## run 1
Design datapath, start of the top module:
module datapath(output [6:0] display, days, output [3:0] segment, output am, pm, dblink, Sound, Vcc_out, input Next, Up, SetTime, SetAlarm, Snooze, Stop, Mute, Clr, Clk_sys);
	supply1 Vcc;
	supply0 Gnd;
	assign Vcc_out = Vcc;
	wire Clk, tick;
	assign Clk = Clk_sys;
	frequency_converter conv (tick, Clk_sys, Clr);
	wire [6:0] hours1, hours0, mins1, mins0;
	wire LD_DAY_TIME, LD_O_F, SS0, INCR, UPC, Clear, SS1, Load, Clear_St, Load_SS;
	wire Count, SetDay, AlarmSet;
	control_unit_1 cu1(LD_DAY_TIME, LD_O_F, SS0, INCR, UPC, Clear, SS1, Load, Clear_St, Load_SS, Next, SetTime, Up, SetAlarm, Count, SetDay, AlarmSet, Clk, Clr, tick);
	wire EN_SNZ, EN_STOP;
	wire C0, CS0, AA;
	control_unit_2 cu2(EN_SNZ, EN_STOP, Sound, C0, CS0, AA, Snooze, Stop, Mute, Clk, Clr, tick);
	wire [1:0] CW1, CW, S;
	wire LD_R, LD_CT, LD_TIME, TOF, ID, IH, IM;
  ...
Size: about 2,000 cells after synthesis, about 220 flip-flops, ~32 I/O pins, roughly 14,000 µm² of cells after synthesis.
==> flow/config.mk <==
export PLATFORM = sky130hd
export DESIGN_NAME = datapath
export DESIGN_NICKNAME = datapath
export VERILOG_FILES = /design/flow/design.v
export SDC_FILE = /design/flow/constraint.sdc
export NUM_CORES = 4
export LEC_CHECK = 0
export ABC_AREA = 1
export CAP_MARGIN = 20
export CORE_MARGIN = 10
export CORE_UTILIZATION = 71
export CTS_CLUSTER_SIZE = 13
export SETUP_SLACK_MARGIN = 2.17
export SLEW_MARGIN = 15
==> flow/constraint.sdc <==
create_clock -name core_clock -period 14.8 [get_ports {Clk_sys}]
set_input_delay 2.9600 -clock core_clock [delete_from_list [all_inputs] [get_ports {Clk_sys}]]
set_output_delay 2.9600 -clock core_clock [all_outputs]
set_load 0.01 [all_outputs]
run.sh (not shown) runs the stock make flow with config.mk's settings and CLKGATE_MAP_FILE=.
--- input diff run 1..run 2 ---
- changing SETUP_SLACK_MARGIN from 2.17 to 1.23
- changing SLEW_MARGIN from 15 to 20
- changing CORE_UTILIZATION from 71 to 70
- removing CTS_CLUSTER_SIZE (formerly 13)
- changing CORE_MARGIN from 10 to 2
- removing ABC_AREA (formerly 1)
- changing the clock period (ns, I/O delays scaled along) from 14.8 to 4.69
## What came out
Run 2: PASS, flow complete, no timing, DRC or antenna violations
Run 1 finished all stages; the layout is clean.
Taking run 1 as the reference point, the relative contribution of sequential cells to total power of run 2 rises by 2.8 points.
Diff run 1 -> run 2: wire length of the first global-routing pass dropped about 6%, CTS clock-pin slew for the worst setup and hold paths held steady, die size fell by 5100 µm².
Length of routed met3 wiring | run 2 below run 1
Changes in run 3 relative to run 2:
- putting ABC_AREA at 1 where nothing was set
- swapping 70 for 72 in CORE_UTILIZATION
- clearing SETUP_SLACK_MARGIN, which used to be 1.23
- swapping 4.69 for 4.68 in the clock period (ns, I/O delays scaled along)
==> results <==
- From run 2 to run 3 the numbers moved as follows: buffers plus inverters on the worst setup path moved up, part of the Yosys area used for sequential elements now smaller, reported sequential group power saw a decrease, slew of the pin with the lowest slew margin went up, final cell count higher.
- Setup slack after layout, run 3 and run 2: larger value in run 2
- Between run 2 and run 3, summed area of non-filler cells in the final layout decreased.
- When run 3 is measured against run 2, its post-synth net total turns out about 30% higher.
[inputs] run 4 vs run 3
- ABC_AREA: 1 -> unset
- CTS_CLUSTER_DIAMETER: unset -> 27
- CORE_ASPECT_RATIO: unset -> 0.87
- CTS_CLUSTER_SIZE: unset -> 17
- CAP_MARGIN: 20 -> 40
- PLACE_DENSITY_LB_ADDON: unset -> 0.0
- SETUP_SLACK_MARGIN: unset -> 1.35
[summary]
- No stage failed in run 4, and the final checks on the layout all came back clean.
- Side by side, distinct cell type count of the synthesized netlist turned out higher in run 4 than in run 3.
- Of the two values seen for cell with the biggest individual delay on the critical path, dfrtp_2 was produced by run 4 and clkdlybuf4s50_1 by run 3.
- Run 4: synthesized netlist cell count lower than run 3
- For the post-synthesis share of cell area spent on xor and xnor gates, run 4 came in 2.4 points higher than run 3 did.
- Compared with run 3, run 4 shows count of vias placed by the detailed router that has gone down by a little under 10%.
- Compared with run 3, routed wire length in run 4 increased by a few percent.
- Against run 3, run 4 comes in about 2.2% lower on summed instance area of the synthesized netlist.
- Against run 3, run 4 comes in 0.016 ns higher on clock skew.
- Changes observed in run 4 relative to run 3: clock network power share saw an increase; multi-input logic area went up by 9.2%.


datapath again, from the RTL that the note above started with.
==> flow/config.mk <==
export PLATFORM = sky130hd
export DESIGN_NAME = datapath
export DESIGN_NICKNAME = datapath
export VERILOG_FILES = /design/flow/design.v
export SDC_FILE = /design/flow/constraint.sdc
export NUM_CORES = 4
export LEC_CHECK = 0
export CAP_MARGIN = 15
export CORE_MARGIN = 2
export CORE_UTILIZATION = 72
export CTS_CLUSTER_DIAMETER = 389
export CTS_CLUSTER_SIZE = 18
export PLACE_DENSITY_LB_ADDON = 0.0
export SETUP_SLACK_MARGIN = 1.2
export SLEW_MARGIN = 20
==> flow/constraint.sdc <==
create_clock -name core_clock -period 4.68 [get_ports {Clk_sys}]
set_input_delay 0.9360 -clock core_clock [delete_from_list [all_inputs] [get_ports {Clk_sys}]]
set_output_delay 0.9360 -clock core_clock [all_outputs]
set_load 0.01 [all_outputs]
The first run passed the timing, DRC and antenna checks.
Next try:
CAP_MARGIN = 0   (was 15)
CTS_CLUSTER_DIAMETER = default   (was 389)
CTS_CLUSTER_SIZE = 19   (was 18)
PLACE_DENSITY_LB_ADDON = 0.28   (was 0.0)
SETUP_SLACK_MARGIN = 1.13   (was 1.2)
Register-to-register slack is worse by 0.13 ns; sequential cell count is unchanged; power goes up by 12%; routed wire length climbs by 2.8%; sequential power goes up by about 4%; non-clock buffer count grows by 5; utilization came out higher by 2.5 points.
Next try:
PLACE_DENSITY = 0.36   (was default)
PLACE_DENSITY_LB_ADDON = default   (was 0.28)
SETUP_SLACK_MARGIN = 1.34   (was 1.13)
Area after synthesis does not change.
Power increases slightly.
Utilization climbs by 1.4 points.
Next try:
CORE_ASPECT_RATIO = 0.9   (was default)
CTS_CLUSTER_DIAMETER = 192   (was default)
MAX_ROUTING_LAYER = met4   (was default)
PLACE_DENSITY = 0.35   (was 0.36)
SETUP_SLACK_MARGIN = 1.2   (was 1.34)
TNS_END_PERCENT = 5   (was default)
Effect: Final area fell by a few percent; sequential cell count is unchanged; worst hold slack is better by 0.11 ns; total power fell by roughly a tenth; synthesized area stays the same; setup slack is better by 0.090 ns; count of clock-buffer cells in the layout fell by 18.
Power is estimated from default activity; no workload was simulated.
